// Top_convolution
module Top_convolution(
 input clk,
	input rst,
	input start,
	input en,
	input [12:0] addr,
	output [20:0] out,
	output [20:0] max_pl,
	output reg done,
	output pat_en,
	output [9:0] pat_addr,
	input [7:0] pat_dout,
	output img_en,
	output [17:0] img_addr,
	input [7:0] img_dout,
	output pc_en,
	output pc_we,
	output [9:0] pc_addr,
	output [10:0] pc_din,
	input [10:0] pc_dout,
	output ic_en,
	output ic_we,
	output [17:0] ic_addr,
	output [10:0] ic_din,
	input [10:0] ic_dout,
	output pl_en,
	output pl_we,
	output [12:0] pl_addr,
	output [20:0] pl_din,
	input [20:0] pl_dout
    );
clock: 5.19 ns
lec_check: 0
abc_area: 1
cap_margin: 20
core_aspect_ratio: 1.3
core_margin: 2
core_utilization: 72
cts_cluster_diameter: 308
cts_cluster_size: 95
place_density: 0.36
slew_margin: 20
run.sh (not shown) runs the stock make flow with config.mk's settings and CLKGATE_MAP_FILE=.
The starting point ended with an error in global routing with GRT-0116.
Edit:
- ABC_AREA: 1 -> default
- CORE_ASPECT_RATIO: 1.3 -> default
- CORE_MARGIN: 2 -> 9
- CORE_UTILIZATION: 72 -> 40
- CTS_CLUSTER_DIAMETER: 308 -> default
- CTS_CLUSTER_SIZE: 95 -> default
- PLACE_DENSITY: 0.36 -> default
- TNS_END_PERCENT: default -> 75
- clock period: 5.19 -> 11.0 ns (I/O delays scaled with it)
This time the run produced a clean layout.
Die size increases by well over a third.
Area after synthesis decreases by a few percent.
Synthesized cell count goes down by about a fifth.
Edit:
- CORE_MARGIN: 9 -> 2
- CORE_UTILIZATION: 40 -> 17
- PLACE_DENSITY_LB_ADDON: default -> 0.01
- SLEW_MARGIN: 20 -> 30
- TNS_END_PERCENT: 75 -> default
- clock period: 11.0 -> 13.3 ns (I/O delays scaled with it)
Final cell count rises by a quarter to a third.
Power shrinks by a little under a tenth.
Worst hold slack improved by 0.0049 ns.
Edit:
- CORE_UTILIZATION: 17 -> 40
- PLACE_DENSITY_LB_ADDON: 0.01 -> default
- SLEW_MARGIN: 30 -> 20
- clock period: 13.3 -> 10.0 ns (I/O delays scaled with it)
The new run completed with no timing, DRC or antenna violations.
Area after synthesis is unchanged.
Clock-buffer cell count fell by 5.
Hold slack barely changes.


Top_convolution again, from the RTL that the note above started with.
clock: 4.88 ns
lec_check: 0
abc_area: 1
cap_margin: 25
core_aspect_ratio: 1.34
core_margin: 2
core_utilization: 72
cts_cluster_diameter: 55
cts_cluster_size: 17
max_routing_layer: met4
min_routing_layer: met1
place_density: 0.65
setup_slack_margin: 1.07
slew_margin: 40
tns_end_percent: 5
The baseline ended with an error in 5_1_grt on GRT-0232.
Next try:
--- a/flow/config.mk
+++ b/flow/config.mk
@@ -9,0 +10 @@
+export CELL_PAD_IN_SITES_GLOBAL_PLACEMENT = 2
@@ -12,3 +13,3 @@
-export CORE_UTILIZATION = 72
-export CTS_CLUSTER_DIAMETER = 55
-export CTS_CLUSTER_SIZE = 17
+export CORE_UTILIZATION = 40
+export CTS_CLUSTER_DIAMETER = 79
+export CTS_CLUSTER_SIZE = 83
@@ -16 +17 @@
-export MIN_ROUTING_LAYER = met1
+export MIN_ROUTING_LAYER = met2
@@ -20 +20,0 @@
-export TNS_END_PERCENT = 5
==> flow/constraint.sdc (replaced) <==
create_clock -name core_clock -period 5.75 [get_ports {clk}]
set_input_delay 1.1500 -clock core_clock [delete_from_list [all_inputs] [get_ports {clk}]]
set_output_delay 1.1500 -clock core_clock [all_outputs]
set_load 0.01 [all_outputs]
The changed run finished but failed the layout checks on setup timing. Die size goes up by 78%. Area after synthesis stays the same. Synthesized cell count is unchanged.
Next try:
--- a/flow/config.mk
+++ b/flow/config.mk
@@ -10 +9,0 @@
-export CELL_PAD_IN_SITES_GLOBAL_PLACEMENT = 2
@@ -13,3 +12,3 @@
-export CORE_UTILIZATION = 40
-export CTS_CLUSTER_DIAMETER = 79
-export CTS_CLUSTER_SIZE = 83
+export CORE_UTILIZATION = 72
+export CTS_CLUSTER_DIAMETER = 61
+export CTS_CLUSTER_SIZE = 76
@@ -17 +16 @@
-export MIN_ROUTING_LAYER = met2
+export MIN_ROUTING_LAYER = met1
==> flow/constraint.sdc (replaced) <==
create_clock -name core_clock -period 4.47 [get_ports {clk}]
set_input_delay 0.8940 -clock core_clock [delete_from_list [all_inputs] [get_ports {clk}]]
set_output_delay 0.8940 -clock core_clock [all_outputs]
set_load 0.01 [all_outputs]
Result:
- The new run died in 4_1_cts
- die area goes down by 44%
- synthesized area is unchanged
- synthesized cell count stays the same
Next try:
==> flow/config.mk (replaced) <==
export PLATFORM = sky130hd
export DESIGN_NAME = Top_convolution
export DESIGN_NICKNAME = Top_convolution
export VERILOG_FILES = /design/flow/design.v
export SDC_FILE = /design/flow/constraint.sdc
export NUM_CORES = 4
export LEC_CHECK = 0
export ABC_AREA = 1
export CAP_MARGIN = 5
export CORE_MARGIN = 2
export CORE_UTILIZATION = 70
export CTS_CLUSTER_DIAMETER = 60
export MAX_ROUTING_LAYER = met4
export SLEW_MARGIN = 30
==> flow/constraint.sdc (replaced) <==
create_clock -name core_clock -period 5.83 [get_ports {clk}]
set_input_delay 1.1660 -clock core_clock [delete_from_list [all_inputs] [get_ports {clk}]]
set_output_delay 1.1660 -clock core_clock [all_outputs]
set_load 0.01 [all_outputs]
The changed run died in 5_1_grt (GRT-0232).
Synthesized area does not change.
Die area is higher by 2.8%.
Synthesized cell count does not change.


job 6339:
Starting RTL as in the previous note.
clock: 6.53 ns
lec_check: 0
cap_margin: 0
core_aspect_ratio: 1.34
core_margin: 2
core_utilization: 71
cts_cluster_diameter: 36
cts_cluster_size: 35
max_routing_layer: met4
min_routing_layer: met1
place_density: 0.65
setup_slack_margin: 1.07
slew_margin: 40
Flow for job 6339 halted at global routing, error code GRT-0116.
## Diff of input files: job 4655 against job 6339
Settings: putting ABC_AREA at 1 where nothing was set; swapping 0 for 30 in CAP_MARGIN; swapping 36 for 60 in CTS_CLUSTER_DIAMETER; swapping 40 for 20 in SLEW_MARGIN; clearing CORE_ASPECT_RATIO, which used to be 1.34; swapping 71 for 70 in CORE_UTILIZATION; clearing MIN_ROUTING_LAYER, which used to be met1; clearing CTS_CLUSTER_SIZE, which used to be 35; clearing SETUP_SLACK_MARGIN, which used to be 1.07; clearing PLACE_DENSITY, which used to be 0.65; swapping 6.53 for 7.55 in the clock period (ns, I/O delays scaled along).
==> comparison <==
- Job 4655 vs job 6339: row count down by more than 10%
- Job 4655 had finished all stages when the layout checks came back failing, citing setup timing.
- Number of instances in the synthesized netlist was lower in job 6339 than in job 4655.
- Cell area after technology mapping ended up 930 µm² higher on job 4655 than on job 6339.
- Job 6339 -> job 4655: cell area after placement flat
- Delta (job 4655 minus job 6339): post-CTS resize count lost about 75%, die size picked up an extra 1900 µm², core utilization at floorplan lost 0.55 points.
[inputs] job 511 vs job 4655
Settings: CORE_UTILIZATION: 70 -> 72; MAX_ROUTING_LAYER: met4 -> unset; PLACE_DENSITY_LB_ADDON: unset -> 0.28; CTS_CLUSTER_DIAMETER: 60 -> unset; ABC_AREA: 1 -> unset; the clock period (ns, I/O delays scaled along): 7.55 -> 7.14.
Notes after the runs:
Status(job 511) = ERROR, stage = global routing. Horizontal die dimension | job 511 below job 4655. NOTE die area job 4655->job 511 decreased by a few percent. Per the comparison of job 511 with job 4655, final weighted congestion in routability-driven placement went down; mux cell area share after synthesis up 3.8 points; floorplan die height shows a reduction of 6.1 µm; H-tree depth decreased 1; synthesized instance count fell by about 19%. Compared with job 4655, in job 511 half-perimeter wire length after placement lost 13%; summed instance area of the synthesized netlist moved down.
Changes in job 2569 relative to job 511:
Settings: CORE_UTILIZATION: 72 -> 61; CAP_MARGIN: 30 -> 20; PLACE_DENSITY_LB_ADDON: 0.28 -> unset; ABC_AREA: unset -> 1; the clock period (ns, I/O delays scaled along): 7.14 -> 5.63.
## What came out
Job 2569 ran in full, but the layout does not pass; the checks complain about setup timing. Job 2569: placed instance count about 26% above job 511. The synthesized chip area reported by yosys of job 2569 exceeds that of job 511 by 930 µm². Comparing job 2569 and job 511, the lower post-synth design cell area was measured on job 511. | die size | job 2569 vs job 511 | 8400 µm² higher |. Worst setup timing slack at the placement stage (higher): job 511.
#### Input delta (job 2851 over job 2569)
Settings: setting CTS_CLUSTER_SIZE to 49 for the first time; removing ABC_AREA (formerly 1); changing the clock period (ns, I/O delays scaled along) from 5.63 to 7.25.
==> comparison <==
Ran to the end and failed final checks on setup timing: job 2851. Compared with job 2569, in job 2851 global-route track usage on met2 dropped 11 points, critical path depth dropped about 23%, DRC violations left barely changed, synthesized area dropped about 3.3%.
Power is estimated from default activity; no workload was simulated.
